File: config.mk
export PLATFORM = sky130hd
export DESIGN_NAME = bellmanford
export DESIGN_NICKNAME = bellmanford
export VERILOG_FILES = /design/flow/design.v
export SDC_FILE = /design/flow/constraint.sdc
export NUM_CORES = 4
export LEC_CHECK = 0
export ABC_AREA = 0
export CAP_MARGIN = 20
export CORE_ASPECT_RATIO = 0.73
export CORE_MARGIN = 2
export CORE_UTILIZATION = 59
export CTS_CLUSTER_DIAMETER = 379
export CTS_CLUSTER_SIZE = 20
export HOLD_SLACK_MARGIN = -0.02
export MIN_ROUTING_LAYER = met1
export SLEW_MARGIN = 20
export TNS_END_PERCENT = 30
File: design.v
module bellmanford (reset, clock, GMAR1, GMDR1, GMAR2, GMDR2, IMAR, IMDR, WMAR1, WMAR2, WMDR1, WMDR2, WMWDR, WMWAR, WMWE, OMAR, OMDR, OMWAR, OMWDR, OMWE, NegCycle, Finish);
input clock,reset;
output reg [12:0] GMAR1;
input wire [127:0] GMDR1;
output reg [12:0] GMAR2;
input wire [127:0] GMDR2;
output reg [12:0] IMAR;
input wire [7:0] IMDR;
output reg [12:0] WMAR1;
input wire [127:0] WMDR1;
output reg [12:0] WMAR2;
input wire [127:0] WMDR2;
output reg [12:0] WMWAR;
output reg [127:0] WMWDR;
output reg WMWE;
output wire [12:0] OMAR;
output wire [15:0] OMDR;
assign OMAR = 13'b0;
assign OMDR = 16'b0;
output reg [12:0] OMWAR;
output reg [15:0] OMWDR;
output reg OMWE;
output reg NegCycle;
output reg Finish;
parameter [4:0]  
Init    = 4'b0000,
Init1   = 4'b0001,
Init2   = 4'b0010,
Init3   = 4'b0011,
Upd_S   = 4'b0100,
Upd_D   = 4'b0101, 
BFA1    = 4'b0110,
BFA_Stall1 = 4'b0111,
BFA2    = 4'b1000,
BFA_Stall2    = 4'b1001,
BFA3    = 4'b1010,
BFA_Stall3 = 4'b1011,
BFA4    = 4'b1100,
BFA5    = 4'b1101,
BFA_Stall4 = 4'b1110,
BFA6    = 4'b1111,
OP1     = 5'b10000,
OP_Stall1 = 5'b10001,
OP2     = 5'b10010,
OP3     = 5'b10011,
OP4     = 5'b10100,
OP_Stall2 = 5'b10101,
Refresh1 = 5'b10110,
Refresh2 = 5'b10111,
End1 = 5'b11000,
End2 = 5'b11001,
End3 = 5'b11010;
reg [127:0] GMDR1_reg;
reg [127:0] GMDR2_reg;
reg [7:0] IMDR_reg;
reg [127:0] WMDR1_reg;
reg [127:0] WMDR2_reg;
always@(posedge clock)
begin
    GMDR1_reg <= GMDR1;
    GMDR2_reg <= GMDR2;
    IMDR_reg <= IMDR;
    WMDR1_reg <= WMDR1;
    WMDR2_reg <= WMDR2;
end
reg [7:0] NumNodes;
reg [7:0] NodeCounter;
reg [7:0] Ureg;
reg [7:0] NumLinks;
reg [7:0] LinkCounter;
reg [7:0] Vreg[0:8];
reg signed [7:0] Wreg[0:8];
reg signed [7:0] NewWeight;
reg [7:0] Sub;
reg BFA_flag;
reg signed [7:0] DistU;
reg First_Node;
reg NegativeCycleCheck;
reg FirstLine;
reg MultiLine;
reg [4:0]   current_state, next_state;
always@(posedge clock)
begin
       current_state <= next_state;
end
always@(posedge clock)
begin
	if(reset)
	begin
		WMWE <= 1'b0;
		OMWE <= 1'b0;
		Finish <= 1'b0;
		NegCycle <= 1'b0;
		GMAR1 <= 0;
		GMAR2 <= 0;
		IMAR <= 0;
		WMAR1 <= 0;
		WMAR2 <= 0;
		WMWAR <= 0;
		OMWAR <= 0;
		WMWDR <= 0;
	end
	else
	begin
    		casex(current_state)
    		Init:
    		    begin
                    GMAR1 <= 0;
                    GMAR2 <= 0;
                    IMAR <= 0;
                    WMWAR <= 0;
                    OMWAR <= 13'h1fff;
                    NodeCounter <= 8'h81;
                end
            Init1:
                begin
                end
            Init2:
                begin
                    GMAR1 <= GMAR1 + 1'b1;
                    if (NodeCounter == 8'h81)
                        begin
                            NumNodes <= GMDR1_reg[63:0] - 1'b1;
                            NodeCounter <= GMDR1_reg[7:0] - 2'b10;
    		    		    WMWAR <= WMWAR + 1'b1;
    		    		    WMWE <= 1'b1;
    		    		    WMWDR[127:107] <= 21'b100000000111111110000;
                            WMWDR[106:94] <= GMDR1_reg[12:0];
                        end
    		        else if(NodeCounter != 0)
    		    	    begin
    		    		    WMWAR <= WMWAR + 1'b1;
    		    		    WMWE <= 1'b1;
    		    		    WMWDR[127:107] <= 21'b100000000111111110000;
                            WMWDR[106:94] <= GMDR1_reg[12:0];
    		    		    NodeCounter <= NodeCounter - 8'b00000001;
    		    	    end
			        else
                        begin
                            WMWE <= 1'b0;
                            GMAR1 <= IMDR_reg - 1'b1;
                        end
                end
            Init3:
                begin
                     NodeCounter <= NumNodes;
                     IMAR <= IMAR + 1'b1;
                     OMWE <= 1'b0;
                     WMWE <= 1'b0;
                     GMAR1 <= IMAR + 1'b1;
                end
    		Upd_S:
                begin
				    WMWAR <= IMDR_reg;
                    WMWDR[127] = 1'b0;
                    WMWDR[126:119] = 0;
                    WMWDR[118:111] = IMDR_reg;
                    WMWDR[110:107] <= 4'b0010;
				    WMWE <= 1'b1;
				    WMAR1 <= IMDR_reg;                                       
                    NumLinks <= 0;
                    WMWDR[106:94] <= GMDR1_reg[12:0];
                end
            Upd_D:
                begin
				    WMWAR <= IMDR_reg;
                    WMWDR[127] = 1'b1;
                    WMWDR[126:119] = 8'h00;
                    WMWDR[118:111] = 8'hff;
                    WMWDR[110:107] <= 4'b0001;
				    WMWE <= 1'b1;
			    	WMAR2 <= GMDR2_reg[111:104];
                    WMWDR[106:94] <= GMDR1_reg[12:0];
                end
            BFA1:
                begin
                    IMAR <= IMAR - 1'b1;                                               
                    WMWE <= 1'b0;
                    First_Node <= 0;
                    NegativeCycleCheck <= 0;
                end
            BFA_Stall1:
                begin
                end
            BFA2:
                begin
                    FirstLine <= 1'b1;
                    casex(First_Node)
                        0:
                            begin
                                Ureg <= IMDR_reg;
                                NegativeCycleCheck <= 1'b1;
                                WMAR1 <= IMDR_reg;                                              
                                GMAR1 <= IMDR_reg - 1'b1;                                       
                                IMAR <= IMAR + 1'b1;
                            end
                        1:
                            begin
                                if(GMDR2_reg[127:120] == 0)
                                    begin
                                        NegativeCycleCheck <= 1'b0;
                                        Ureg <= GMDR1_reg[71:64];
                                        WMAR1 <= GMDR1_reg[71:64];                                
                                        NodeCounter <= NodeCounter - 1'b1;
                                        GMAR2 <= GMDR1_reg[71:64] - 1'b1;
                                    end
                                else if(WMDR1_reg[127] == 1'b0)
                                    begin
                                        Ureg <= WMAR1[7:0];
                                        GMAR2 <= WMAR1 - 1'b1;                            
                                    end
                                else if (WMDR1_reg[127] == 1'b1)
                                    begin
                                        if(WMAR1[7:0] == NumNodes)
                                            WMAR1 <= 0;
                                        else
                                            WMAR1 <= WMAR1 + 1'b1;
                                    end
                            end
                    endcase
                end
            BFA_Stall2:
                begin
                end
            BFA3:
                begin
                    GMAR1 <= 0;
                    if(First_Node == 1'b0)
                        GMAR2 <= GMDR1_reg[12:0];
                    else if (First_Node == 1'b1 && WMDR1_reg[127] == 1'b0)
                        GMAR2 <= GMDR2_reg[12:0];
                end
            BFA_Stall3:
                begin
                end
            BFA4:
                begin
                    if(FirstLine == 1'b1)
                        begin
                            DistU <= WMDR1_reg[126:119];
                            NumLinks <= GMDR2_reg[119:112];
                            if(GMDR2_reg[119:112] < 7)
                                begin
                                    MultiLine <= 1'b0;
                                    LinkCounter <= GMDR2_reg[119:112];
                                end
                            else
                                begin
                                    LinkCounter <= 7;
                                    MultiLine <= 1'b1;
                                end
				            Vreg[1] <= GMDR2_reg[111:104];
				            Wreg[1] <= GMDR2_reg[103:96];
				            Vreg[2] <= GMDR2_reg[95:88];
				            Wreg[2] <= GMDR2_reg[87:80];
				            Vreg[3] <= GMDR2_reg[79:72];
				            Wreg[3] <= GMDR2_reg[71:64]; 
				            Vreg[4] <= GMDR2_reg[63:56];
				            Wreg[4] <= GMDR2_reg[55:48]; 
				            Vreg[5] <= GMDR2_reg[47:40];
				            Wreg[5] <= GMDR2_reg[39:32]; 
				            Vreg[6] <= GMDR2_reg[31:24];
				            Wreg[6] <= GMDR2_reg[23:16];
				            Vreg[7] <= GMDR2_reg[15:8];
				            Wreg[7] <= GMDR2_reg[7:0];
                            Vreg[8] <= 0;
                            Wreg[8] <= 0;
                        end
                    else
                        begin
                            if(NumLinks > 8)
                                begin
                                    MultiLine <= 1'b1;
                                    LinkCounter <= 8;
                                end
                            else
                                begin
                                    MultiLine <= 1'b0;
                                    LinkCounter <= NumLinks;
                                end
                            Vreg[1] <= GMDR2_reg[127:120];
                            Wreg[1] <= GMDR2_reg[119:112];
				            Vreg[2] <= GMDR2_reg[111:104];
				            Wreg[2] <= GMDR2_reg[103:96];
				            Vreg[3] <= GMDR2_reg[95:88];
				            Wreg[3] <= GMDR2_reg[87:80];
				            Vreg[4] <= GMDR2_reg[79:72];
				            Wreg[4] <= GMDR2_reg[71:64]; 
				            Vreg[5] <= GMDR2_reg[63:56];
				            Wreg[5] <= GMDR2_reg[55:48]; 
				            Vreg[6] <= GMDR2_reg[47:40];
				            Wreg[6] <= GMDR2_reg[39:32]; 
				            Vreg[7] <= GMDR2_reg[31:24];
				            Wreg[7] <= GMDR2_reg[23:16];
				            Vreg[8] <= GMDR2_reg[15:8];
				            Wreg[8] <= GMDR2_reg[7:0];
                        end
                    Sub <= 0;
                end
            BFA5:
                begin
                    WMWE <= 1'b0;
                    if(WMDR1_reg[127] == 1'b1)
                    begin
                        NumLinks <= 0;
                        LinkCounter <= 0;
                    end
                    if (NumLinks == 0)
                    begin
                       First_Node <= 1'b1;
                    end
                    if(LinkCounter == 0 )
                    begin
                       FirstLine <= 1'b0;
                       GMAR2 <= GMAR2 + 1'b1;
                    end
                    if(NumLinks == 0 && LinkCounter == 0)
                        WMAR1 <= WMAR1 + 1'b1;
                    case(Sub)
                        0: 
                            begin
                                WMAR2 <= Vreg[1];
                                NewWeight <= DistU + Wreg[1];
                            end
                        1: 
                            begin
                                WMAR2 <= Vreg[2];  
                                NewWeight <= DistU + Wreg[2];
                            end
                        2:  
                            begin
                                WMAR2 <= Vreg[3];  
                                NewWeight <= DistU + Wreg[3];
                            end
                        3:  
                            begin
                                WMAR2 <= Vreg[4];  
                                NewWeight <= DistU + Wreg[4];
                            end
                        4:  
                            begin
                                WMAR2 <= Vreg[5];  
                                NewWeight <= DistU + Wreg[5];
                            end
                        5:  
                            begin
                                WMAR2 <= Vreg[6];  
                                NewWeight <= DistU + Wreg[6];
                            end
                        6:  
                            begin
                                WMAR2 <= Vreg[7];  
                                NewWeight <= DistU + Wreg[7];
                            end
                        7:  
                            begin
                                WMAR2 <= Vreg[8];  
                                NewWeight <= DistU + Wreg[8];
                            end
                    endcase
                end
            BFA_Stall4:
                begin
                end
            BFA6:
                begin
                   if($signed(WMDR2_reg[126:119]) > NewWeight || WMDR2_reg[127] == 1)
                    begin
                        NegativeCycleCheck <= 1'b1;
                        casex(Sub)
                            0:  begin
                                    WMWAR <= Vreg[1]; 
                                end
                            1:  begin
                                    WMWAR <= Vreg[2]; 
                                end
                            2:  begin 
                                    WMWAR <= Vreg[3]; 
                                end
                            3:  begin 
                                    WMWAR <= Vreg[4]; 
                                end
                            4:  begin 
                                    WMWAR <= Vreg[5]; 
                                end
                            5:  begin 
                                    WMWAR <= Vreg[6]; 
                                end
                            6:  begin 
                                    WMWAR <= Vreg[7]; 
                                end
                            7:  begin 
                                    WMWAR <= Vreg[8]; 
                                end
                        endcase
                        WMWDR[127] = 1'b0;
                        WMWDR[126:119] <= NewWeight;
                        WMWDR[118:111] <= Ureg;
                        WMWDR[110:107] <= WMDR2_reg[110:107];
                        WMWDR[106:94] <= WMDR2_reg[106:94];
                        WMWE <= 1'b1;
                   end
                   LinkCounter <= LinkCounter - 1'b1;
                   NumLinks <= NumLinks - 1'b1;
                   Sub <= Sub + 1'b1;
                end
            OP1:
                begin
                    WMAR2 <= IMDR_reg;
                end
            OP_Stall1:
                begin
                end
            OP2:
                begin
                    OMWAR <= OMWAR + 1'b1;
                    OMWDR <= WMDR2_reg[126:119];
                    OMWE <= 1'b1;
                    WMAR2 <= WMDR2_reg[118:111];
                end
            OP3:
                begin
                    OMWAR <= OMWAR + 1'b1;
                    OMWDR <= IMDR_reg;
                    OMWE <= 1'b1;
                    IMAR <= IMAR + 1'b1;
                end
            OP4:
                begin
                    OMWDR <= WMAR2;
                    OMWE <= 1'b1;
                    OMWAR <= OMWAR + 1'b1;
                    WMAR2 <= WMDR2_reg[118:111];
                    WMAR1 <= NumNodes;
                end
            OP_Stall2:
                begin
                    OMWE <= 1'b0;
                end
            End1:
                begin
                    if(IMDR_reg == 8'hff)
                    begin
                        NodeCounter <= NumNodes;
                        OMWDR <= 16'hFFFF;
                        OMWE <= 1'b1;
                        OMWAR <= OMWAR + 1'b1;
                    end
                    else
                    begin
                        OMWDR <= 8'h0;
                        OMWE <= 1'b1;
                        OMWAR <= OMWAR + 1'b1;
                    end
                end
            Refresh1:
                begin
                    OMWE <= 1'b0;
                    WMWAR <= NumNodes;
                    WMWDR[127:107] <= 21'b100000000111111110000;
                    WMWDR[106:94] <= WMDR1_reg[104:96];
                    WMWE <= 1'b1;
                    IMAR <= IMAR + 1'b1;
                end
            Refresh2:
                begin
                    WMWAR <= WMWAR - 1'b1;
                    WMWDR[127:107] <= 21'b100000000111111110000;
                    WMWE <= 1'b1;
                end
            End2:
                begin
                    OMWE <= 1'b0;
                    WMWE <= 1'b0;
                    Finish <= 1'b1; 
                end
            End3:
                begin
                    NegCycle <= 1'b1; 
                end
        endcase
	end
end
always@(*)
begin
	if(reset)
		next_state = Init;
	else if(current_state == Init)
        next_state = Init1;
    else if(current_state == Init1)
        next_state = Init2;
    else if(current_state == Init2)
	begin
		if (NodeCounter == 0)
			next_state = Init3;
        else
            next_state <= Init1;
	end
	else if(current_state == Init3)
			next_state = Upd_S;
	else if(current_state == Upd_S)
			next_state = Upd_D;
    else if(current_state == Upd_D)
            next_state = BFA1;
	else if(current_state == BFA1)
            next_state = BFA_Stall1;
    else if(current_state == BFA_Stall1)
            next_state = BFA2;
	else if(current_state == BFA2)
    begin
        if (WMDR1_reg[127] == 1'b1)
            next_state = BFA_Stall1;
        else if(First_Node == 1)
        begin
            if ((NegativeCycleCheck == 1'b0) && GMDR2_reg[127:120] == 8'h00 )
                next_state = OP1;
            else if((NodeCounter == 8'h01) && (NegativeCycleCheck == 1'b0) && GMDR2_reg[127:120] == 8'h00)
                next_state = OP1;
            else if((NodeCounter == 8'h01) && (NegativeCycleCheck == 1'b1))
                next_state = End3;
            else
                next_state = BFA_Stall2;
            end
        else if (WMDR1_reg[127] == 1'b0 && First_Node == 1'b0)
            next_state = BFA_Stall2;
        else if (WMDR1_reg[127] == 1'b1)
            next_state = BFA_Stall1;
        else
            next_state = BFA_Stall2;
    end
	else if(current_state == BFA_Stall2)
            next_state = BFA3;
	else if(current_state == BFA3)
    begin
        if(WMDR1_reg[127] == 1'b1)
            next_state = BFA2;
        else
            next_state = BFA_Stall3;
    end
	else if(current_state == BFA_Stall3)
    begin
        if(WMDR1_reg[127] == 1'b1)
            next_state = BFA5;
        else
            next_state = BFA4;
    end
	else if(current_state == BFA4)
            next_state = BFA5;
	else if(current_state == BFA5)
    begin
        if (WMDR1_reg[127] == 1'b1)
            next_state = BFA_Stall1;
        else if(NumLinks == 0 && LinkCounter == 0)
            next_state = BFA_Stall1;
        else if (NumLinks != 0 && LinkCounter == 0)
            next_state = BFA_Stall3;
        else
            next_state = BFA_Stall4;
    end
	else if(current_state == BFA_Stall4)
            next_state = BFA6;
	else if(current_state == BFA6)
            next_state = BFA5;
    else if(current_state == OP1)
            next_state = OP_Stall1;
    else if(current_state == OP_Stall1)
            next_state = OP2;
    else if(current_state == OP2)
            next_state = OP3;
    else if(current_state == OP3)
            next_state = OP4;
    else if(current_state == OP4)
        begin
            if(WMDR2_reg[108] == 1'b1)
                next_state = End1;
            else
                next_state = OP_Stall2;
        end
    else if(current_state == OP_Stall2)
            next_state = OP4;
    else if(current_state == Refresh1)
        next_state = Refresh2;
    else if(current_state == Refresh2)
        begin
            if(WMWAR == 0)
                next_state = Init3;
            else
                next_state = Refresh2;
        end
    else if(current_state == End1)
        begin
            if(IMDR_reg == 8'hFF)
                next_state = Refresh1;
            else
                next_state = End2;
        end
    else
        next_state = current_state;
end
endmodule
File: constraint.sdc
create_clock -name core_clock -period 2.37 [get_ports {clock}]
set_input_delay 0.4740 -clock core_clock [delete_from_list [all_inputs] [get_ports {clock}]]
set_output_delay 0.4740 -clock core_clock [all_outputs]
set_load 0.01 [all_outputs]
File: run.sh
#!/bin/bash
# the make line also repeats each setting of config.mk as NAME=value (left out here)
make -C /OpenROAD-flow-scripts/flow DESIGN_CONFIG=/design/flow/config.mk WORK_HOME=/design/flow/orfs CLKGATE_MAP_FILE= finish
==> results.tsv, run 1 <==
stage	metric	value	unit
status	Run Error	[ERROR PPL-0024] Number of IO pins (790) exceeds maximum number of available positions (784). Increase the die perimeter from 849.39um to 1074.40um.	
floorplan	die height	180	um
floorplan	full die area	44000	sq um
synth	Cells after Synth	2357	
status	outcome	aborted with a tool error	
synth	Top cell area share	28.8	%
synth	EDFF count, synth	204	
synth	ao+oa area frac	15.4	%
synth	post-synthesis sequential area ratio	53.4	%
synth	top cells by count, synth	360 x dfxtp_1, 204 x edfxtp_1, 171 x nor2_1	
synth	Top FF cell, synth	dfxtp_1	
synth	synth warn	3	
synth	Yosys top cell by area	dfxtp_1	
floorplan	Init Core Util	59.8	%
synth	distinct cell type count after synthesis	81	
status	Halt Stage	I/O pin placement	
floorplan	Core Area	41800	sq um
synth	simple share	11.6	%
synth	count of state elements after synthesis	564	
synth	proportion of synthesized area in mux cells	5.84	%
floorplan	FP Rows	64	
synth	yosys cell count	2357	
synth	Avg Inst Size Synth	10.6	sq um
synth	fraction of registers with async set/reset	0	%
synth	top cells by area	dfxtp_1 29%, edfxtp_1 25%, mux2_2 5.7%	
synth	comb area leader	AND-OR/OR-AND gates	
synth	yosys synthesis chip area	25000	sq um
synth	most frequent cell after synthesis	dfxtp_1	
synth	XOR/XNOR Fraction of Synth Area	3.86	%
floorplan	Die Span X	245	um
synth	post-synthesis adder-cell area fraction	2.61	%
synth	synthesized area	25000	sq um
==> run 2, diff against run 1 <==
- ABC_AREA: 0 -> unset
- CORE_ASPECT_RATIO: 0.73 -> unset
- CORE_UTILIZATION: 59 -> 58
- CTS_CLUSTER_DIAMETER: 379 -> unset
- CTS_CLUSTER_SIZE: 20 -> unset
- HOLD_SLACK_MARGIN: -0.02 -> unset
- MIN_ROUTING_LAYER: met1 -> unset
- TNS_END_PERCENT: 30 -> unset
- clock period: 2.37 -> 3.24 ns (I/O delays scaled with it)
==> results.tsv, run 2 <==
stage	metric	value	unit	change
synth	top cells by count, synth	360 x dfxtp_1, 204 x edfxtp_1, 171 x nor2_1		unchanged
synth	post-synthesis sequential area ratio	53.4	%	unchanged
synth	simple share	11.6	%	unchanged
synth	proportion of synthesized area in mux cells	5.84	%	unchanged
synth	synthesized area	25000	sq um	unchanged
synth	top cells by area	dfxtp_1 29%, edfxtp_1 25%, mux2_2 5.7%		unchanged
synth	comb area leader	AND-OR/OR-AND gates		unchanged
synth	ao+oa area frac	15.4	%	unchanged
synth	Yosys top cell by area	dfxtp_1		unchanged
synth	Avg Inst Size Synth	10.6	sq um	unchanged
synth	XOR/XNOR Fraction of Synth Area	3.86	%	unchanged
status	Halt Stage	I/O pin placement		unchanged
floorplan	full die area	44800	sq um	was 44000 sq um
floorplan	die height	212	um	was 180 um
synth	distinct cell type count after synthesis	81		unchanged
synth	synth warn	3		unchanged
synth	fraction of registers with async set/reset	0	%	unchanged
floorplan	FP Rows	76		was 64
synth	most frequent cell after synthesis	dfxtp_1		unchanged
synth	Top cell area share	28.8	%	unchanged
synth	EDFF count, synth	204		unchanged
status	outcome	aborted with a tool error		unchanged
synth	yosys synthesis chip area	25000	sq um	unchanged
synth	Top FF cell, synth	dfxtp_1		unchanged
synth	post-synthesis adder-cell area fraction	2.61	%	unchanged
synth	Cells after Synth	2357		unchanged
synth	count of state elements after synthesis	564		unchanged
floorplan	Core Area	42800	sq um	was 41800 sq um
floorplan	Init Core Util	58.4	%	was 59.8%
synth	yosys cell count	2357		unchanged
status	Run Error	[ERROR PPL-0024] Number of IO pins (790) exceeds maximum number of available positions (760). Increase the die perimeter from 846.24um to 1074.40um.		was [ERROR PPL-0024] Number of IO pins (790) exceeds maximum number of available positions (784). Increase the die perimeter from 849.39um to 1074.40um.
floorplan	Die Span X	212	um	was 245 um
==> run 3, diff against run 2 <==
- CORE_UTILIZATION: 58 -> 70
- CTS_CLUSTER_DIAMETER: unset -> 209
- CTS_CLUSTER_SIZE: unset -> 31
- SETUP_SLACK_MARGIN: unset -> 0.97
- clock period: 3.24 -> 3.36 ns (I/O delays scaled with it)
==> results.tsv, run 3 <==
stage	metric	value	unit	change
synth	yosys cell count	2357		unchanged
synth	yosys synthesis chip area	25000	sq um	unchanged
status	Halt Stage	I/O pin placement		unchanged
synth	Top FF cell, synth	dfxtp_1		unchanged
synth	XOR/XNOR Fraction of Synth Area	3.86	%	unchanged
status	Run Error	[ERROR PPL-0024] Number of IO pins (790) exceeds maximum number of available positions (692). Increase the die perimeter from 771.74um to 1074.40um.		was [ERROR PPL-0024] Number of IO pins (790) exceeds maximum number of available positions (760). Increase the die perimeter from 846.24um to 1074.40um.
status	outcome	aborted with a tool error		unchanged
synth	EDFF count, synth	204		unchanged
synth	top cells by area	dfxtp_1 29%, edfxtp_1 25%, mux2_2 5.7%		unchanged
synth	synthesized area	25000	sq um	unchanged
synth	top cells by count, synth	360 x dfxtp_1, 204 x edfxtp_1, 171 x nor2_1		unchanged
synth	post-synthesis adder-cell area fraction	2.61	%	unchanged
synth	distinct cell type count after synthesis	81		unchanged
synth	most frequent cell after synthesis	dfxtp_1		unchanged
synth	post-synthesis sequential area ratio	53.4	%	unchanged
synth	Yosys top cell by area	dfxtp_1		unchanged
floorplan	Die Span X	193	um	was 212 um
floorplan	FP Rows	69		was 76
floorplan	Core Area	35400	sq um	was 42800 sq um
synth	fraction of registers with async set/reset	0	%	unchanged
synth	Avg Inst Size Synth	10.6	sq um	unchanged
synth	simple share	11.6	%	unchanged
floorplan	full die area	37200	sq um	was 44800 sq um
floorplan	die height	193	um	was 212 um
synth	ao+oa area frac	15.4	%	unchanged
synth	comb area leader	AND-OR/OR-AND gates		unchanged
synth	proportion of synthesized area in mux cells	5.84	%	unchanged
synth	count of state elements after synthesis	564		unchanged
synth	Cells after Synth	2357		unchanged
synth	synth warn	3		unchanged
synth	Top cell area share	28.8	%	unchanged
floorplan	Init Core Util	70.6	%	was 58.4%
==> run 4, diff against run 3 <==
- ABC_AREA: unset -> 0
- CAP_MARGIN: 20 -> 30
- CORE_ASPECT_RATIO: unset -> 0.72
- CORE_UTILIZATION: 70 -> 59
- CTS_CLUSTER_DIAMETER: 209 -> unset
- CTS_CLUSTER_SIZE: 31 -> 61
- GPL_ROUTABILITY_DRIVEN: unset -> 0
- GPL_TIMING_DRIVEN: unset -> 1
- HOLD_SLACK_MARGIN: unset -> 0.04
- MAX_ROUTING_LAYER: unset -> met5
- PLACE_DENSITY_LB_ADDON: unset -> 0.21
- SETUP_SLACK_MARGIN: 0.97 -> unset
- TNS_END_PERCENT: unset -> 15
- clock period: 3.36 -> 5.31 ns (I/O delays scaled with it)
==> results.tsv, run 4 <==
stage	metric	value	unit	change
status	outcome	aborted with a tool error		unchanged
status	Halt Stage	I/O pin placement		unchanged
status	Run Error	[ERROR PPL-0024] Number of IO pins (790) exceeds maximum number of available positions (786). Increase the die perimeter from 850.32um to 1074.40um.		was [ERROR PPL-0024] Number of IO pins (790) exceeds maximum number of available positions (692). Increase the die perimeter from 771.74um to 1074.40um.
floorplan	Init Core Util	60.3	%	was 70.6%
synth	synthesized area	25000	sq um	unchanged
floorplan	die height	179	um	was 193 um
floorplan	Core Area	41500	sq um	was 35400 sq um
floorplan	Die Span X	247	um	was 193 um
synth	proportion of synthesized area in mux cells	5.84	%	unchanged
synth	top cells by area	dfxtp_1 29%, edfxtp_1 25%, mux2_2 5.7%		unchanged
synth	Top cell area share	28.8	%	unchanged
synth	Avg Inst Size Synth	10.6	sq um	unchanged
synth	Cells after Synth	2357		unchanged
synth	yosys cell count	2357		unchanged
floorplan	full die area	44000	sq um	was 37200 sq um
synth	post-synthesis sequential area ratio	53.4	%	unchanged
synth	EDFF count, synth	204		unchanged
synth	comb area leader	AND-OR/OR-AND gates		unchanged
synth	distinct cell type count after synthesis	81		unchanged
synth	Yosys top cell by area	dfxtp_1		unchanged
synth	synth warn	3		unchanged
synth	most frequent cell after synthesis	dfxtp_1		unchanged
floorplan	FP Rows	63		was 69
synth	yosys synthesis chip area	25000	sq um	unchanged
synth	XOR/XNOR Fraction of Synth Area	3.86	%	unchanged
synth	fraction of registers with async set/reset	0	%	unchanged
synth	Top FF cell, synth	dfxtp_1		unchanged
synth	post-synthesis adder-cell area fraction	2.61	%	unchanged
synth	ao+oa area frac	15.4	%	unchanged
synth	simple share	11.6	%	unchanged
synth	count of state elements after synthesis	564		unchanged
synth	top cells by count, synth	360 x dfxtp_1, 204 x edfxtp_1, 171 x nor2_1		unchanged
==> run 5, diff against run 4 <==
- CAP_MARGIN: 30 -> 20
- CORE_ASPECT_RATIO: 0.72 -> 1.02
- CORE_UTILIZATION: 59 -> 66
- CTS_CLUSTER_DIAMETER: unset -> 363
- CTS_CLUSTER_SIZE: 61 -> 20
- GPL_ROUTABILITY_DRIVEN: 0 -> unset
- GPL_TIMING_DRIVEN: 1 -> unset
- HOLD_SLACK_MARGIN: 0.04 -> -0.02
- MAX_ROUTING_LAYER: met5 -> unset
- MIN_ROUTING_LAYER: unset -> met1
- PLACE_DENSITY_LB_ADDON: 0.21 -> unset
- TNS_END_PERCENT: 15 -> 30
- clock period: 5.31 -> 2.88 ns (I/O delays scaled with it)
==> results.tsv, run 5 <==
stage	metric	value	unit	change
status	outcome	aborted with a tool error		unchanged
synth	distinct cell type count after synthesis	81		unchanged
synth	ao+oa area frac	15.4	%	unchanged
synth	Top cell area share	28.8	%	unchanged
floorplan	Die Span X	197	um	was 247 um
synth	most frequent cell after synthesis	dfxtp_1		unchanged
synth	top cells by area	dfxtp_1 29%, edfxtp_1 25%, mux2_2 5.7%		unchanged
synth	yosys cell count	2357		unchanged
synth	count of state elements after synthesis	564		unchanged
synth	synth warn	3		unchanged
floorplan	die height	201	um	was 179 um
synth	proportion of synthesized area in mux cells	5.84	%	unchanged
synth	fraction of registers with async set/reset	0	%	unchanged
synth	Top FF cell, synth	dfxtp_1		unchanged
synth	post-synthesis sequential area ratio	53.4	%	unchanged
synth	simple share	11.6	%	unchanged
status	Run Error	[ERROR PPL-0024] Number of IO pins (790) exceeds maximum number of available positions (712). Increase the die perimeter from 794.34um to 1074.40um.		was [ERROR PPL-0024] Number of IO pins (790) exceeds maximum number of available positions (786). Increase the die perimeter from 850.32um to 1074.40um.
floorplan	FP Rows	71		was 63
floorplan	full die area	39400	sq um	was 44000 sq um
synth	Cells after Synth	2357		unchanged
synth	top cells by count, synth	360 x dfxtp_1, 204 x edfxtp_1, 171 x nor2_1		unchanged
synth	EDFF count, synth	204		unchanged
synth	post-synthesis adder-cell area fraction	2.61	%	unchanged
synth	Avg Inst Size Synth	10.6	sq um	unchanged
floorplan	Core Area	37100	sq um	was 41500 sq um
synth	Yosys top cell by area	dfxtp_1		unchanged
synth	comb area leader	AND-OR/OR-AND gates		unchanged
synth	yosys synthesis chip area	25000	sq um	unchanged
synth	XOR/XNOR Fraction of Synth Area	3.86	%	unchanged
synth	synthesized area	25000	sq um	unchanged
status	Halt Stage	I/O pin placement		unchanged
floorplan	Init Core Util	67.3	%	was 60.3%
==> run 6, diff against run 5 <==
- CORE_ASPECT_RATIO: 1.02 -> 0.51
- CORE_UTILIZATION: 66 -> 59
- CTS_CLUSTER_DIAMETER: 363 -> 389
==> results.tsv, run 6 <==
stage	metric	value	unit	change
synth	Cells after Synth	2357		unchanged
critical_path	Crit path depth	12		
clocking	# H-tree levels	2		
global_routing	antenna violations before repair	4		
floorplan	Init Core Util	60.3	%	was 67.3%
placed_design	DP Wirelength	58.3	mm	
synth	distinct cell type count after synthesis	81		unchanged
power_and_ir_drop	Flop pwr share	59.3	%	
power_and_ir_drop	internal power	11.2	mW	
worst_hold_path	hold path start	WMDR1_reg[119]		
power_and_ir_drop	total power	14.6	mW	
critical_path	Max FO, Critical Path	5		
critical_path	Slowest cell on crit path	or4_4		
critical_path	R2R depth	12		
final_timing	fmax	306	MHz	
routing	final wirelength	77.6	mm	
synth	Top cell area share	28.8	%	unchanged
critical_path	setup slack, reg-to-reg	-0.39	ns	
critical_path	Required @ worst endpoint	3.17	ns	
final_layout	area of the multi-input gates	10400	sq um	
power_and_ir_drop	peak supply drop	0.573	mV	
worst_hold_path	Min-Delay Endpoint	DistU[0]		
clocking	Worst-path clk slew	0.08	ns	
synth	most frequent cell after synthesis	dfxtp_1		unchanged
final_timing	Max-slew headroom	27.1	%	
clocking	total CTS buffers	34		
status	outcome	finished with violations		was aborted with a tool error
final_timing	setup ws final	-0.391	ns	
power_and_ir_drop	clk pwr	4.95	mW	
run	tool warnings	352		
routing	post-route ant nets	0		
synth	count of state elements after synthesis	564		unchanged
synth	XOR/XNOR Fraction of Synth Area	3.86	%	unchanged
routing	DRC	0		
final_timing	RSZ-0062 raised after global routing	true		
routing	DR vias	20200		
final_layout	Filler cells	2955		
final_timing	worst hold margin	0.414	ns	
final_timing	Worst Skew	0.0288	ns	
synth	yosys synthesis chip area	25000	sq um	unchanged
critical_path	crit-path leading delay family	AND-OR/OR-AND gates		
clocking	CTS tree	yes		
critical_path	capturing point of the worst reg2reg path	NewWeight[7]		
final_layout	Layout Nets	3294		
global_routing	pin count of the biggest net entering global routing	78		
final_layout	area delta synth->final	21.4	%	
floorplan	full die area	44100	sq um	was 39400 sq um
critical_path	RR Startpoint	Sub[7]		
power_and_ir_drop	power share of the combinational group	6.8	%	
synth	synth warn	3		unchanged
power_and_ir_drop	switching power	3.36	mW	
critical_path	Critical Path AT	3.56	ns	
synth	synthesized area	25000	sq um	unchanged
worst_hold_path	Hold Path Depth	0		
run	max_cap viols	0		
synth	top cells by count, synth	360 x dfxtp_1, 204 x edfxtp_1, 171 x nor2_1		unchanged
power_and_ir_drop	Sw Share	23.0	%	
placed_design	PortBufs	350		
routing	DR vias/cell	6.14		
synth	proportion of synthesized area in mux cells	5.84	%	unchanged
floorplan	Core Area	41400	sq um	was 37100 sq um
global_routing	vias in the first global route	18800		
critical_path	Worst path max stage delay	0.59	ns	
power_and_ir_drop	power per cell area	481	nW/um^2	
routing	detailed router's first-iteration violation count	2782		
final_timing	fin. max-slew vios	0		
synth	comb area leader	AND-OR/OR-AND gates		unchanged
status	violated checks	setup timing		
power_and_ir_drop	Top power group	sequential cells		
critical_path	end of the critical path	NewWeight[7]		
placed_design	Final Wtd Congestion	1.01		
synth	fraction of registers with async set/reset	0	%	unchanged
synth	post-synthesis sequential area ratio	53.4	%	unchanged
clocking	CTS root buf	clkbuf_16		
synth	Top FF cell, synth	dfxtp_1		unchanged
final_timing	setup violators final	4		
power_and_ir_drop	leakage power	11.2	nW	
critical_path	Worst Setup SP	Sub[7]		
critical_path	CP startpoint kind	flop		
clocking	clk latency late pin	0.57	ns	
power_and_ir_drop	total combinational power	0.991	mW	
synth	EDFF count, synth	204		unchanged
worst_hold_path	Hold Path Class	flop to flop		
critical_path	Cell Chain, Critical Path	or4_4 -> nor2_4 -> nand2_4 -> a222oi_1 -> nand2_1 -> ha_2 -> a21o_1 -> a21oi_4 -> nor2b_1 -> o21a_1 -> o41ai_2 -> xnor2_1		
power_and_ir_drop	sequential power	8.66	mW	
final_timing	Final Hold Viols	0		
global_routing	global-route wire length before repair	114	mm	
critical_path	Worst setup EP type	flop		
floorplan	num ports	790		
routing	1st-pass router iterations	8		
clocking	# hold bufs at CTS	0		
synth	top cells by area	dfxtp_1 29%, edfxtp_1 25%, mux2_2 5.7%		unchanged
clocking	clock tree buffer depth	3		
synth	Avg Inst Size Synth	10.6	sq um	unchanged
floorplan	FP Rows	53		was 71
critical_path	Buf/Inv on CP	0		
final_layout	Flop area	13300	sq um	
placed_design	Post-Place Cells	3228		
final_timing	worst slew pin tran	1.09	ns	
routing	post-DR wirelength/cell	23.6	um	
floorplan	die height	151	um	was 201 um
clocking	clk sinks	564		
global_routing	gr usage total	34.2	%	
synth	ao+oa area frac	15.4	%	unchanged
power_and_ir_drop	Clock power frac	33.9	%	
synth	Yosys top cell by area	dfxtp_1		unchanged
synth	post-synthesis adder-cell area fraction	2.61	%	unchanged
synth	simple share	11.6	%	unchanged
global_routing	GRT Residual Overflow	0		
final_layout	final std cells w/o fill	3294		
floorplan	Die Span X	292	um	was 197 um
final_timing	period utilization	114	%	
synth	yosys cell count	2357		unchanged
placed_design	dpl ws	-0.561	ns	
final_timing	post-route minimum period	3.27	ns	
critical_path	worst setup path class	flop to flop		
==> run 6: routing by layer <==
layer	global-route usage (%)	routed length [um]	up-vias
met3	10.3	10600	126
met1	50.8	33400	9696
met4	8.12	1520	2
met5	0	12	-
met2	48.6	32100	1301
li1	-	-	9104
==> run 6: what timing repair did <==
item	in CTS	in global routing
gates cloned	0	0
pin swaps	11	19
setup buffers	5	7
resized	17	15
setup endpoints to repair	7	28
==> run 6: cell type report <==
cell class | instances | area share, %
inverter | 56 | 0.693
clock inverter | 4 | 0.165
multi-input combinational | 1573 | 34.4
sequential | 564 | 44.0
antenna | 1 | 0.00825
timing repair buffer | 492 | 15.4
clock buffer | 54 | 3.05
tap | 550 | 2.27
==> run 6: metrics by stage <==
step / TNS, ns / area [sq um] / util [%]
after CTS: -1.13 / 30200 / 73.0
after detailed placement: -2.22 / 29200 / 70.4
after global placement: -1.75 / 29200 / 70.4
after floorplan: -47.45 / 25500 / -
after global routing: -1.87 / 30300 / 73.2
final: -1.24 / 30300 / 73.2
==> run 7, diff against run 6 <==
- ABC_AREA: 0 -> unset
- CORE_ASPECT_RATIO: 0.51 -> unset
- CORE_UTILIZATION: 59 -> 55
- CTS_CLUSTER_DIAMETER: 389 -> 359
- CTS_CLUSTER_SIZE: 20 -> unset
- HOLD_SLACK_MARGIN: -0.02 -> unset
- MIN_ROUTING_LAYER: met1 -> unset
- SETUP_SLACK_MARGIN: unset -> 0.65
- TNS_END_PERCENT: 30 -> unset
- clock period: 2.88 -> 3.91 ns (I/O delays scaled with it)
==> results.tsv, run 7 <==
stage	metric	value	unit	change
synth	Avg Inst Size Synth	10.6	sq um	unchanged
floorplan	full die area	47200	sq um	was 44100 sq um
synth	fraction of registers with async set/reset	0	%	unchanged
synth	EDFF count, synth	204		unchanged
synth	XOR/XNOR Fraction of Synth Area	3.86	%	unchanged
status	Halt Stage	I/O pin placement		
floorplan	Core Area	45100	sq um	was 41400 sq um
synth	most frequent cell after synthesis	dfxtp_1		unchanged
synth	Top cell area share	28.8	%	unchanged
floorplan	FP Rows	78		was 53
synth	top cells by count, synth	360 x dfxtp_1, 204 x edfxtp_1, 171 x nor2_1		unchanged
synth	synthesized area	25000	sq um	unchanged
floorplan	die height	217	um	was 151 um
synth	synth warn	3		unchanged
status	outcome	aborted with a tool error		was finished with violations
floorplan	Die Span X	217	um	was 292 um
synth	Yosys top cell by area	dfxtp_1		unchanged
synth	distinct cell type count after synthesis	81		unchanged
synth	Cells after Synth	2357		unchanged
synth	count of state elements after synthesis	564		unchanged
status	Run Error	[ERROR PPL-0024] Number of IO pins (790) exceeds maximum number of available positions (780). Increase the die perimeter from 868.60um to 1074.40um.		
synth	post-synthesis adder-cell area fraction	2.61	%	unchanged
synth	yosys synthesis chip area	25000	sq um	unchanged
synth	ao+oa area frac	15.4	%	unchanged
synth	comb area leader	AND-OR/OR-AND gates		unchanged
synth	post-synthesis sequential area ratio	53.4	%	unchanged
synth	Top FF cell, synth	dfxtp_1		unchanged
synth	simple share	11.6	%	unchanged
synth	proportion of synthesized area in mux cells	5.84	%	unchanged
floorplan	Init Core Util	55.4	%	was 60.3%
synth	top cells by area	dfxtp_1 29%, edfxtp_1 25%, mux2_2 5.7%		unchanged
synth	yosys cell count	2357		unchanged
==> run 8, diff against run 7 <==
- CORE_UTILIZATION: 55 -> 53
- CTS_CLUSTER_DIAMETER: 359 -> unset
- CTS_CLUSTER_SIZE: unset -> 29
- SETUP_SLACK_MARGIN: 0.65 -> unset
- SLEW_MARGIN: 20 -> 40
- clock period: 3.91 -> 2.38 ns (I/O delays scaled with it)
==> results.tsv, run 8 <==
stage	metric	value	unit	change
status	outcome	finished with violations		was aborted with a tool error
status	violated checks	setup timing		
worst_hold_path	Hold Path Depth	2		
clocking	clk sinks	564		
final_timing	fin. max-slew vios	0		
synth	Top cell area share	28.8	%	unchanged
synth	synth warn	3		unchanged
floorplan	Die Span X	221	um	was 217 um
placed_design	Cell Area, Placed	30000	sq um	
final_timing	worst slew pin tran	0.776	ns	
global_routing	global-route wire length before repair	118	mm	
clocking	CTS root buf	clkbuf_16		
final_layout	Layout Nets	3433		
routing	final wirelength	81.6	mm	
placed_design	dpl ws	-0.724	ns	
synth	Cells after Synth	2357		unchanged
synth	distinct cell type count after synthesis	81		unchanged
synth	count of state elements after synthesis	564		unchanged
power_and_ir_drop	clk pwr	9.20	mW	
routing	post-route ant nets	0		
floorplan	FP Rows	79		was 78
synth	post-synthesis sequential area ratio	53.4	%	unchanged
power_and_ir_drop	power per cell area	634	nW/um^2	
critical_path	setup slack, reg-to-reg	-0.78	ns	
power_and_ir_drop	leakage power	12.5	nW	
global_routing	antenna violations before repair	3		
critical_path	Crit path depth	12		
critical_path	R2R depth	12		
final_timing	period utilization	133	%	
final_timing	RSZ-0062 raised after global routing	true		
final_timing	post-route minimum period	3.16	ns	
final_timing	fmax	317	MHz	
power_and_ir_drop	power share of the combinational group	6.8	%	
synth	fraction of registers with async set/reset	0	%	unchanged
synth	XOR/XNOR Fraction of Synth Area	3.86	%	unchanged
clocking	# H-tree levels	2		
synth	Avg Inst Size Synth	10.6	sq um	unchanged
routing	post-DR wirelength/cell	23.2	um	
clocking	clock tree buffer depth	3		
critical_path	Max FO, Critical Path	5		
synth	post-synthesis adder-cell area fraction	2.61	%	unchanged
placed_design	PortBufs	350		
placed_design	Final Wtd Congestion	0.941		
clocking	clk latency late pin	0.62	ns	
synth	ao+oa area frac	15.4	%	unchanged
power_and_ir_drop	Clock power frac	43.6	%	
synth	simple share	11.6	%	unchanged
global_routing	pin count of the biggest net entering global routing	70		
clocking	CTS tree	yes		
synth	yosys synthesis chip area	25000	sq um	unchanged
synth	yosys cell count	2357		unchanged
floorplan	die height	221	um	was 217 um
routing	1st-pass router iterations	6		
floorplan	Init Core Util	53.7	%	was 55.4%
synth	most frequent cell after synthesis	dfxtp_1		unchanged
synth	Yosys top cell by area	dfxtp_1		unchanged
final_timing	setup violators final	61		
synth	Top FF cell, synth	dfxtp_1		unchanged
critical_path	Worst Setup SP	Sub[5]		
floorplan	num ports	790		
synth	synthesized area	25000	sq um	unchanged
final_timing	worst hold margin	0.197	ns	
power_and_ir_drop	switching power	4.80	mW	
clocking	Worst-path clk slew	0.06	ns	
final_timing	setup ws final	-0.780	ns	
critical_path	crit-path leading delay family	AND-OR/OR-AND gates		
synth	top cells by area	dfxtp_1 29%, edfxtp_1 25%, mux2_2 5.7%		unchanged
floorplan	Core Area	46600	sq um	was 45100 sq um
power_and_ir_drop	Sw Share	22.7	%	
critical_path	Required @ worst endpoint	2.74	ns	
routing	DR vias/cell	5.85		
clocking	# hold bufs at CTS	0		
critical_path	end of the critical path	NewWeight[6]		
run	max_cap viols	0		
synth	top cells by count, synth	360 x dfxtp_1, 204 x edfxtp_1, 171 x nor2_1		unchanged
worst_hold_path	Min-Delay Endpoint	WMWDR[122]		
synth	proportion of synthesized area in mux cells	5.84	%	unchanged
critical_path	CP startpoint kind	flop		
routing	detailed router's first-iteration violation count	1962		
critical_path	Worst setup EP type	flop		
critical_path	worst setup path class	flop to flop		
power_and_ir_drop	total power	21.1	mW	
power_and_ir_drop	Top power group	sequential cells		
global_routing	vias in the first global route	19700		
power_and_ir_drop	total combinational power	1.43	mW	
run	tool warnings	351		
synth	EDFF count, synth	204		unchanged
worst_hold_path	Hold Path Class	input port to flop		
critical_path	Worst path max stage delay	0.59	ns	
global_routing	gr usage total	31.2	%	
critical_path	Buf/Inv on CP	0		
power_and_ir_drop	Flop pwr share	49.6	%	
global_routing	GRT Residual Overflow	0		
power_and_ir_drop	peak supply drop	0.622	mV	
power_and_ir_drop	sequential power	10.5	mW	
final_layout	area delta synth->final	33.1	%	
routing	DR vias	20600		
power_and_ir_drop	internal power	16.3	mW	
final_timing	Worst Skew	0.0109	ns	
critical_path	Slowest cell on crit path	or4_4		
synth	comb area leader	AND-OR/OR-AND gates		unchanged
worst_hold_path	hold path start	reset		
final_timing	Final Hold Viols	0		
critical_path	capturing point of the worst reg2reg path	NewWeight[6]		
floorplan	full die area	48900	sq um	was 47200 sq um
critical_path	Cell Chain, Critical Path	or4_4 -> nor2_4 -> nand2_4 -> a222oi_1 -> nand2_1 -> ha_2 -> fa_2 -> a21o_1 -> a21oi_2 -> o21bai_1 -> a21oi_1 -> xnor2_1		
final_timing	Max-slew headroom	48.1	%	
final_layout	Final Cell Area	33300	sq um	
routing	DRC	0		
clocking	total CTS buffers	57		
critical_path	Critical Path AT	3.52	ns	
placed_design	DP Wirelength	59.1	mm	
critical_path	RR Startpoint	Sub[5]		
run 8: cell type report:
| class | instances | area [sq um] |
|---|---|---|
| sequential | 564 | 13300 |
| fill | 3364 | 13300 |
| multi-input combinational | 1573 | 11200 |
| timing repair buffer | 608 | 5790 |
| clock buffer | 83 | 1630 |
| tap | 607 | 759 |
| clock inverter | 24 | 298 |
| inverter | 56 | 214 |
| antenna | 1 | 2.50 |
run 8: repair_timing:
action,CTS,global route
setup endpoints to repair,92,96
pin swaps,12,62
gates resized,36,177
setup buffers,5,24
gates cloned,0,8
run 8: routing by layer:
layer | global-route usage, % | wire length, um | vias up | share of wire [%]
met4 | 11.8 | 3330 | 6 | 4.1
met2 | 51.8 | 39000 | 975 | 48
met5 | 0 | 35 | - | 0.043
met1 | 40.1 | 32800 | 9945 | 40
met3 | 6.48 | 6440 | 198 | 7.9
li1 | - | - | 9428 | -
run 8: through the flow:
stage,setup TNS (ns),util [%],instances
finish,-8.28,71.5,3516
global route,-12.46,71.5,3515
CTS,-3.64,68.9,3484
detailed placement,-13.50,64.5,3373
global placement,-11.72,64.4,3373
floorplan,-102.92,-,2484
==> run 9, diff against run 8 <==
- CELL_PAD_IN_SITES_DETAIL_PLACEMENT: unset -> 1
- CORE_ASPECT_RATIO: unset -> 1.46
- CORE_MARGIN: 2 -> 10
- CORE_UTILIZATION: 53 -> 67
- CTS_CLUSTER_SIZE: 29 -> unset
- HOLD_SLACK_MARGIN: unset -> -0.07
- PLACE_DENSITY_LB_ADDON: unset -> 0.23
- SETUP_SLACK_MARGIN: unset -> 0.28
- SLEW_MARGIN: 40 -> 35
- clock period: 2.38 -> 2.83 ns (I/O delays scaled with it)
==> results.tsv, run 9 <==
stage	metric	value	unit	change
floorplan	Die Span X	180	um	was 221 um
synth	post-synthesis sequential area ratio	53.4	%	unchanged
synth	Top cell area share	28.8	%	unchanged
synth	ao+oa area frac	15.4	%	unchanged
synth	most frequent cell after synthesis	dfxtp_1		unchanged
synth	distinct cell type count after synthesis	81		unchanged
synth	yosys synthesis chip area	25000	sq um	unchanged
synth	fraction of registers with async set/reset	0	%	unchanged
synth	Top FF cell, synth	dfxtp_1		unchanged
synth	post-synthesis adder-cell area fraction	2.61	%	unchanged
floorplan	full die area	45600	sq um	was 48900 sq um
synth	Cells after Synth	2357		unchanged
synth	Yosys top cell by area	dfxtp_1		unchanged
synth	comb area leader	AND-OR/OR-AND gates		unchanged
synth	yosys cell count	2357		unchanged
status	Run Error	[ERROR PPL-0024] Number of IO pins (790) exceeds maximum number of available positions (752). Increase the die perimeter from 866.34um to 1074.40um.		
floorplan	Core Area	36900	sq um	was 46600 sq um
synth	synth warn	3		unchanged
synth	EDFF count, synth	204		unchanged
synth	top cells by count, synth	360 x dfxtp_1, 204 x edfxtp_1, 171 x nor2_1		unchanged
status	outcome	aborted with a tool error		was finished with violations
synth	simple share	11.6	%	unchanged
floorplan	die height	253	um	was 221 um
synth	count of state elements after synthesis	564		unchanged
synth	synthesized area	25000	sq um	unchanged
synth	XOR/XNOR Fraction of Synth Area	3.86	%	unchanged
floorplan	Init Core Util	67.7	%	was 53.7%
synth	proportion of synthesized area in mux cells	5.84	%	unchanged
synth	Avg Inst Size Synth	10.6	sq um	unchanged
synth	top cells by area	dfxtp_1 29%, edfxtp_1 25%, mux2_2 5.7%		unchanged
status	Halt Stage	I/O pin placement		
floorplan	FP Rows	85		was 79
==> run 10, diff against run 9 <==
- CELL_PAD_IN_SITES_DETAIL_PLACEMENT: 1 -> unset
- CORE_ASPECT_RATIO: 1.46 -> 0.69
- CORE_MARGIN: 10 -> 7
- CORE_UTILIZATION: 67 -> 40
- CTS_CLUSTER_SIZE: unset -> 57
- HOLD_SLACK_MARGIN: -0.07 -> unset
- PLACE_DENSITY: unset -> 0.61
- PLACE_DENSITY_LB_ADDON: 0.23 -> unset
- SETUP_SLACK_MARGIN: 0.28 -> 1.37
- SLEW_MARGIN: 35 -> 20
- clock period: 2.83 -> 5.0 ns (I/O delays scaled with it)
==> results.tsv, run 10 <==
stage	metric	value	unit	change
final_timing	fmax	287	MHz	
routing	detailed router's first-iteration violation count	1865		
global_routing	antenna violations before repair	1		
floorplan	FP Rows	75		was 85
worst_hold_path	Min-Delay Endpoint	DistU[2]		
critical_path	CP startpoint kind	flop		
floorplan	Core Area	61300	sq um	was 36900 sq um
routing	1st-pass router iterations	8		
critical_path	R2R depth	13		
power_and_ir_drop	clk pwr	4.47	mW	
synth	EDFF count, synth	204		unchanged
global_routing	global-route wire length before repair	122	mm	
power_and_ir_drop	total combinational power	0.569	mW	
critical_path	Max FO, Critical Path	9		
routing	DRC	0		
floorplan	die height	222	um	was 253 um
power_and_ir_drop	sequential power	5.00	mW	
placed_design	PortBufs	350		
power_and_ir_drop	Top power group	sequential cells		
worst_hold_path	Hold Path Class	flop to flop		
power_and_ir_drop	peak supply drop	0.272	mV	
synth	simple share	11.6	%	unchanged
global_routing	gr usage total	22.3	%	
routing	DR vias	19600		
synth	Top cell area share	28.8	%	unchanged
clocking	clk sinks	564		
worst_hold_path	hold path start	WMDR1_reg[121]		
synth	most frequent cell after synthesis	dfxtp_1		unchanged
critical_path	Worst Setup SP	Sub[5]		
clocking	# H-tree levels	2		
synth	count of state elements after synthesis	564		unchanged
synth	distinct cell type count after synthesis	81		unchanged
run	max_cap viols	0		
power_and_ir_drop	power share of the combinational group	5.7	%	
critical_path	setup slack, reg-to-reg	1.51	ns	
synth	yosys cell count	2357		unchanged
power_and_ir_drop	Clock power frac	44.5	%	
global_routing	GRT Residual Overflow	0		
critical_path	Worst path max stage delay	0.57	ns	
synth	synthesized area	25000	sq um	unchanged
placed_design	Cell Area, Placed	28700	sq um	
floorplan	Init Core Util	40.8	%	was 67.7%
final_layout	area delta synth->final	23.1	%	
critical_path	Worst setup EP type	flop		
synth	ao+oa area frac	15.4	%	unchanged
clocking	Worst-path clk slew	0.06	ns	
critical_path	Crit path depth	13		
final_layout	Final Cell Area	30800	sq um	
final_timing	Worst Skew	0.0215	ns	
synth	post-synthesis adder-cell area fraction	2.61	%	unchanged
run	tool warnings	350		
power_and_ir_drop	power per cell area	326	nW/um^2	
final_layout	Layout Nets	3218		
synth	Avg Inst Size Synth	10.6	sq um	unchanged
synth	synth warn	3		unchanged
critical_path	Cell Chain, Critical Path	or4_4 -> nor2_2 -> buf_6 -> nand2_4 -> a222oi_1 -> nand2_1 -> ha_1 -> fa_1 -> a21o_1 -> a21oi_2 -> o21bai_1 -> a21oi_1 -> xnor2_1		
global_routing	vias in the first global route	19300		
synth	top cells by count, synth	360 x dfxtp_1, 204 x edfxtp_1, 171 x nor2_1		unchanged
critical_path	RR Startpoint	Sub[5]		
floorplan	num ports	790		
synth	proportion of synthesized area in mux cells	5.84	%	unchanged
critical_path	Required @ worst endpoint	5.37	ns	
final_timing	Final Hold Viols	0		
critical_path	end of the critical path	NewWeight[6]		
worst_hold_path	Hold Path Depth	0		
clocking	clk latency late pin	0.63	ns	
placed_design	Final Wtd Congestion	0.894		
global_routing	pin count of the biggest net entering global routing	121		
synth	XOR/XNOR Fraction of Synth Area	3.86	%	unchanged
floorplan	full die area	69800	sq um	was 45600 sq um
final_timing	post-route minimum period	3.49	ns	
status	outcome	finished clean		was aborted with a tool error
final_timing	RSZ-0062 raised after global routing	false		
routing	DR vias/cell	5.59		
final_timing	fin. max-slew vios	0		
placed_design	DP Wirelength	60.1	mm	
power_and_ir_drop	leakage power	11.2	nW	
synth	yosys synthesis chip area	25000	sq um	unchanged
final_timing	Max-slew headroom	30.8	%	
critical_path	crit-path leading delay family	simple AND/OR/NAND/NOR gates		
final_timing	period utilization	69.8	%	
synth	fraction of registers with async set/reset	0	%	unchanged
routing	post-DR wirelength/cell	23.4	um	
synth	Yosys top cell by area	dfxtp_1		unchanged
synth	Cells after Synth	2357		unchanged
power_and_ir_drop	Sw Share	22.7	%	
clocking	CTS root buf	clkbuf_16		
critical_path	capturing point of the worst reg2reg path	NewWeight[6]		
power_and_ir_drop	switching power	2.28	mW	
clocking	clock tree buffer depth	3		
floorplan	Die Span X	315	um	was 180 um
routing	final wirelength	81.7	mm	
clocking	# hold bufs at CTS	0		
critical_path	Buf/Inv on CP	1		
synth	Top FF cell, synth	dfxtp_1		unchanged
critical_path	worst setup path class	flop to flop		
synth	comb area leader	AND-OR/OR-AND gates		unchanged
synth	post-synthesis sequential area ratio	53.4	%	unchanged
routing	ant diodes	0		
critical_path	Critical Path AT	3.86	ns	
final_timing	setup violators final	0		
synth	top cells by area	dfxtp_1 29%, edfxtp_1 25%, mux2_2 5.7%		unchanged
critical_path	Slowest cell on crit path	or4_4		
clocking	CTS tree	yes		
power_and_ir_drop	internal power	7.76	mW	
final_timing	worst slew pin tran	1.03	ns	
routing	post-route ant nets	0		
power_and_ir_drop	Flop pwr share	49.8	%	
clocking	total CTS buffers	55		
final_timing	final setup TNS	0	ns	
==> run 10: cell type report <==
cell class              count  area [sq um]
well taps                 808          1010
fillers                  5490         30500
multi-input cells        1573         10400
flip-flops and latches    564         13300
repair buffers            395          3880
inverters                  56           210
clock inverters            27           320
clock buffers              76          1650
==> run 10: through the flow <==
step	cells	util [%]	hold slack (ns)	total power, mW	setup WS, ns
global placement	3392	46.9	0.396	5.65	1.06
CTS	3498	50.1	0.404	10.1	1.42
floorplan	2484	-	0.386	5.37	0.982
global route	3499	50.2	0.420	10.4	1.37
detailed placement	3392	46.9	0.389	5.66	1.02
finish	3499	50.2	0.405	10.0	1.51
==> run 10: layer usage <==
layer  global-route usage [%]  vias up  share of wire (%)
met3                     5.40      104                8.8
met5                        0        -                  0
met1                     32.9     9585                 47
met2                     33.1      887                 43
li1                         -     8988                  -
met4                     4.81        0                1.8
==> run 10: what timing repair did <==
| action | CTS | global route |
|---|---|---|
| endpoints found under the setup margin | 4 | 2 |
| gates resized | 5 | 4 |
| buffers inserted | 3 | 1 |
| pin swaps | 0 | 2 |
==> run 11, diff against run 10 <==
- CORE_ASPECT_RATIO: 0.69 -> unset
- CORE_MARGIN: 7 -> 2
- CORE_UTILIZATION: 40 -> 72
- CTS_CLUSTER_DIAMETER: unset -> 201
- CTS_CLUSTER_SIZE: 57 -> 31
- PLACE_DENSITY: 0.61 -> unset
- SETUP_SLACK_MARGIN: 1.37 -> -0.25
- clock period: 5.0 -> 3.41 ns (I/O delays scaled with it)
==> results.tsv, run 11 <==
stage	metric	value	unit	change
synth	top cells by area	dfxtp_1 29%, edfxtp_1 25%, mux2_2 5.7%		unchanged
floorplan	Die Span X	190	um	was 315 um
synth	Top cell area share	28.8	%	unchanged
synth	post-synthesis sequential area ratio	53.4	%	unchanged
floorplan	full die area	36200	sq um	was 69800 sq um
floorplan	die height	190	um	was 222 um
synth	XOR/XNOR Fraction of Synth Area	3.86	%	unchanged
status	Run Error	[ERROR PPL-0024] Number of IO pins (790) exceeds maximum number of available positions (682). Increase the die perimeter from 761.18um to 1074.40um.		
synth	Cells after Synth	2357		unchanged
synth	ao+oa area frac	15.4	%	unchanged
synth	yosys synthesis chip area	25000	sq um	unchanged
synth	post-synthesis adder-cell area fraction	2.61	%	unchanged
synth	comb area leader	AND-OR/OR-AND gates		unchanged
synth	EDFF count, synth	204		unchanged
synth	distinct cell type count after synthesis	81		unchanged
synth	Avg Inst Size Synth	10.6	sq um	unchanged
synth	top cells by count, synth	360 x dfxtp_1, 204 x edfxtp_1, 171 x nor2_1		unchanged
synth	proportion of synthesized area in mux cells	5.84	%	unchanged
synth	synth warn	3		unchanged
floorplan	Init Core Util	72.7	%	was 40.8%
floorplan	FP Rows	68		was 75
synth	Top FF cell, synth	dfxtp_1		unchanged
synth	simple share	11.6	%	unchanged
synth	fraction of registers with async set/reset	0	%	unchanged
synth	count of state elements after synthesis	564		unchanged
status	outcome	aborted with a tool error		was finished clean
status	Halt Stage	I/O pin placement		
synth	yosys cell count	2357		unchanged
floorplan	Core Area	34400	sq um	was 61300 sq um
synth	Yosys top cell by area	dfxtp_1		unchanged
synth	most frequent cell after synthesis	dfxtp_1		unchanged
synth	synthesized area	25000	sq um	unchanged
==> run 12, diff against run 11 <==
- CORE_UTILIZATION: 72 -> 63
- CTS_CLUSTER_DIAMETER: 201 -> 400
- CTS_CLUSTER_SIZE: 31 -> unset
- SETUP_SLACK_MARGIN: -0.25 -> unset
- clock period: 3.41 -> 6.57 ns (I/O delays scaled with it)
==> results.tsv, run 12 <==
stage	metric	value	unit	change
synth	count of state elements after synthesis	564		unchanged
synth	EDFF count, synth	204		unchanged
synth	synth warn	3		unchanged
synth	Avg Inst Size Synth	10.6	sq um	unchanged
floorplan	FP Rows	72		was 68
synth	ao+oa area frac	15.4	%	unchanged
synth	synthesized area	25000	sq um	unchanged
status	Halt Stage	I/O pin placement		unchanged
synth	post-synthesis adder-cell area fraction	2.61	%	unchanged
synth	yosys synthesis chip area	25000	sq um	unchanged
synth	comb area leader	AND-OR/OR-AND gates		unchanged
synth	most frequent cell after synthesis	dfxtp_1		unchanged
synth	Top cell area share	28.8	%	unchanged
synth	Cells after Synth	2357		unchanged
floorplan	full die area	41300	sq um	was 36200 sq um
status	Run Error	[ERROR PPL-0024] Number of IO pins (790) exceeds maximum number of available positions (730). Increase the die perimeter from 812.62um to 1074.40um.		was [ERROR PPL-0024] Number of IO pins (790) exceeds maximum number of available positions (682). Increase the die perimeter from 761.18um to 1074.40um.
synth	Top FF cell, synth	dfxtp_1		unchanged
synth	post-synthesis sequential area ratio	53.4	%	unchanged
synth	top cells by count, synth	360 x dfxtp_1, 204 x edfxtp_1, 171 x nor2_1		unchanged
synth	distinct cell type count after synthesis	81		unchanged
floorplan	die height	203	um	was 190 um
synth	proportion of synthesized area in mux cells	5.84	%	unchanged
synth	simple share	11.6	%	unchanged
synth	yosys cell count	2357		unchanged
synth	XOR/XNOR Fraction of Synth Area	3.86	%	unchanged
floorplan	Die Span X	203	um	was 190 um
status	outcome	aborted with a tool error		unchanged
synth	top cells by area	dfxtp_1 29%, edfxtp_1 25%, mux2_2 5.7%		unchanged
synth	Yosys top cell by area	dfxtp_1		unchanged
synth	fraction of registers with async set/reset	0	%	unchanged
floorplan	Init Core Util	64.2	%	was 72.7%
floorplan	Core Area	38900	sq um	was 34400 sq um
==> run 13, diff against run 12 <==
- CORE_UTILIZATION: 63 -> 58
- CTS_CLUSTER_DIAMETER: 400 -> unset
- CTS_CLUSTER_SIZE: unset -> 29
- clock period: 6.57 -> 3.63 ns (I/O delays scaled with it)
==> results.tsv, run 13 <==
stage	metric	value	unit	change
synth	most frequent cell after synthesis	dfxtp_1		unchanged
synth	ao+oa area frac	15.4	%	unchanged
floorplan	Die Span X	212	um	was 203 um
synth	top cells by area	dfxtp_1 29%, edfxtp_1 25%, mux2_2 5.7%		unchanged
floorplan	full die area	44800	sq um	was 41300 sq um
floorplan	Init Core Util	58.4	%	was 64.2%
floorplan	die height	212	um	was 203 um
synth	EDFF count, synth	204		unchanged
synth	yosys cell count	2357		unchanged
synth	top cells by count, synth	360 x dfxtp_1, 204 x edfxtp_1, 171 x nor2_1		unchanged
synth	post-synthesis adder-cell area fraction	2.61	%	unchanged
synth	count of state elements after synthesis	564		unchanged
synth	post-synthesis sequential area ratio	53.4	%	unchanged
status	Halt Stage	I/O pin placement		unchanged
synth	proportion of synthesized area in mux cells	5.84	%	unchanged
synth	synth warn	3		unchanged
synth	Top cell area share	28.8	%	unchanged
floorplan	Core Area	42800	sq um	was 38900 sq um
synth	synthesized area	25000	sq um	unchanged
synth	Cells after Synth	2357		unchanged
synth	distinct cell type count after synthesis	81		unchanged
synth	simple share	11.6	%	unchanged
synth	Yosys top cell by area	dfxtp_1		unchanged
synth	comb area leader	AND-OR/OR-AND gates		unchanged
synth	Top FF cell, synth	dfxtp_1		unchanged
status	outcome	aborted with a tool error		unchanged
status	Run Error	[ERROR PPL-0024] Number of IO pins (790) exceeds maximum number of available positions (760). Increase the die perimeter from 846.24um to 1074.40um.		was [ERROR PPL-0024] Number of IO pins (790) exceeds maximum number of available positions (730). Increase the die perimeter from 812.62um to 1074.40um.
synth	yosys synthesis chip area	25000	sq um	unchanged
synth	fraction of registers with async set/reset	0	%	unchanged
synth	XOR/XNOR Fraction of Synth Area	3.86	%	unchanged
synth	Avg Inst Size Synth	10.6	sq um	unchanged
floorplan	FP Rows	76		was 72
Power and IR drop assume default switching activity.
